try-lagoon:
Design sw, start of the top module:
module sw(i0, i1, i2, i3, o0, o1, o2, o3, clk, rst);
  input clk, rst;
  input [9:0] i0, i1, i2, i3;
  output [9:0] o0, o1, o2, o3;
	wire [9:0] co0, co1, co2, co3;  
	wire [3:0] req0, req1, req2, req3;  
	ib ib0(i0, co0, req0, ack0, full0, clk, rst);
	ib ib1(i1, co1, req1, ack1, full1, clk, rst);
	ib ib2(i2, co2, req2, ack2, full2, clk, rst);
	ib ib3(i3, co3, req3, ack3, full3, clk, rst);
	ackor ackor0(ack00, ack10, ack20, ack30, ack0);
	ackor ackor1(ack01, ack11, ack21, ack31, ack1);
	ackor ackor2(ack02, ack12, ack22, ack32, ack2);
	ackor ackor3(ack03, ack13, ack23, ack33, ack3);
	arb arb0(req0[0], req1[0], req2[0], req3[0], ack00, ack01, ack02, ack03, clk, rst);
	arb arb1(req0[1], req1[1], req2[1], req3[1], ack10, ack11, ack12, ack13, clk, rst);
	arb arb2(req0[2], req1[2], req2[2], req3[2], ack20, ack21, ack22, ack23, clk, rst);
	arb arb3(req0[3], req1[3], req2[3], req3[3], ack30, ack31, ack32, ack33, clk, rst);
	cb cb(co0, co1, co2, co3, o0, o1, o2, o3,
		{ack03, ack02, ack01, ack00}, {ack13, ack12, ack11, ack10},
  ...
For scale: roughly 1,400 flip-flops, about 82 I/O pins.
Settings: LEC_CHECK=0, CAP_MARGIN=20, CORE_MARGIN=2, CORE_UTILIZATION=39, PLACE_DENSITY_LB_ADDON=0.09, SETUP_SLACK_MARGIN=0.67, SLEW_MARGIN=20, TNS_END_PERCENT=50; clock period 3.6 ns.
run.sh (not shown) runs the stock make flow with config.mk's settings and CLKGATE_MAP_FILE=.
Layout checks on try-lagoon: not met. Flow itself completed; violations: negative setup slack.
Input-level comparison between try-garnet and try-lagoon:
-- flow/config.mk --
<<< try-lagoon, line 10
export CORE_UTILIZATION = 39
export PLACE_DENSITY_LB_ADDON = 0.09
export SETUP_SLACK_MARGIN = 0.67
>>> try-garnet, line 10
export CORE_UTILIZATION = 62
export CTS_CLUSTER_SIZE = 97
export PLACE_DENSITY = 0.6
<<< try-lagoon, line 14
export TNS_END_PERCENT = 50
>>> try-garnet, line 14
==> flow/constraint.sdc <==
create_clock -name core_clock -period 4.83 [get_ports {clk}]
set_input_delay 0.9660 -clock core_clock [delete_from_list [all_inputs] [get_ports {clk}]]
set_output_delay 0.9660 -clock core_clock [all_outputs]
set_load 0.01 [all_outputs]
Findings:
Of try-lagoon and try-garnet, just one finished clean: try-garnet. try-lagoon: flow complete, layout not clean; failing: negative setup slack. try-garnet ended up with a higher met1 track demand over resource than try-lagoon did. try-lagoon has a lower worst hold slack than try-garnet. try-garnet: utilization is 21 points higher than what try-lagoon reported. Comparing try-garnet and try-lagoon, the higher met3 wire length was measured on try-garnet. Number of non-clock buffers: higher on try-lagoon. Changes observed in try-garnet relative to try-lagoon: area growth from synthesis to layout now smaller; cell internal power dissipation dropped 11 mW; post-detailed-routing wire length -13%; clock-buffer cell count increased about 0.5%; global-route usage now sits higher.
Changes in try-cedar relative to try-garnet:
-- flow/config.mk --
<<< try-garnet, line 10
export CORE_UTILIZATION = 62
export CTS_CLUSTER_SIZE = 97
>>> try-cedar, line 10
export CORE_UTILIZATION = 13
==> flow/constraint.sdc <==
create_clock -name core_clock -period 6.4 [get_ports {clk}]
set_input_delay 1.2800 -clock core_clock [delete_from_list [all_inputs] [get_ports {clk}]]
set_output_delay 1.2800 -clock core_clock [all_outputs]
set_load 0.01 [all_outputs]
Notes after the runs:
On try-cedar: wire length on met2 is 6.8% higher than what try-garnet gave.
The utilization of try-cedar falls short of that of try-garnet by 56 points.
try-cedar — final cell count 4,983 higher, try-garnet as reference
try-cedar vs try-garnet on internal cell power: try-cedar is the lower one.
Going from try-garnet to try-cedar, static power due to leakage decreased by about 4% relative to the old numbers; first-pass GRT wire length higher.
Setup slack on the worst flop-to-flop path was lower in try-garnet than in try-cedar.
Edits applied to the flow inputs when going from try-cedar to try-juniper:
-- flow/config.mk --
<<< try-cedar, line 10
export CORE_UTILIZATION = 13
export PLACE_DENSITY = 0.6
>>> try-juniper, line 10
export CORE_UTILIZATION = 61
export SETUP_SLACK_MARGIN = 0.89
==> flow/constraint.sdc <==
create_clock -name core_clock -period 3.43 [get_ports {clk}]
set_input_delay 0.6860 -clock core_clock [delete_from_list [all_inputs] [get_ports {clk}]]
set_output_delay 0.6860 -clock core_clock [all_outputs]
set_load 0.01 [all_outputs]
==> results <==
- [flow] try-juniper | stages: complete | final checks: fail | reason: negative setup slack
- Looking at insertion delay at the late pin of the worst-skew pair, try-juniper sits 0.07 ns below try-cedar.
- Delta (try-juniper minus try-cedar): share of the cycle needed by the critical path after routing picked up an extra 31 points, number of global-route vias before repair picked up an extra 3,378, total inserted antenna cells lost 14, sequential cell fraction of total power lost 5.7 points, routed wire length picked up an extra about 6.5%.
Power figures rest on the tool's default switching activity, not on a simulated workload.
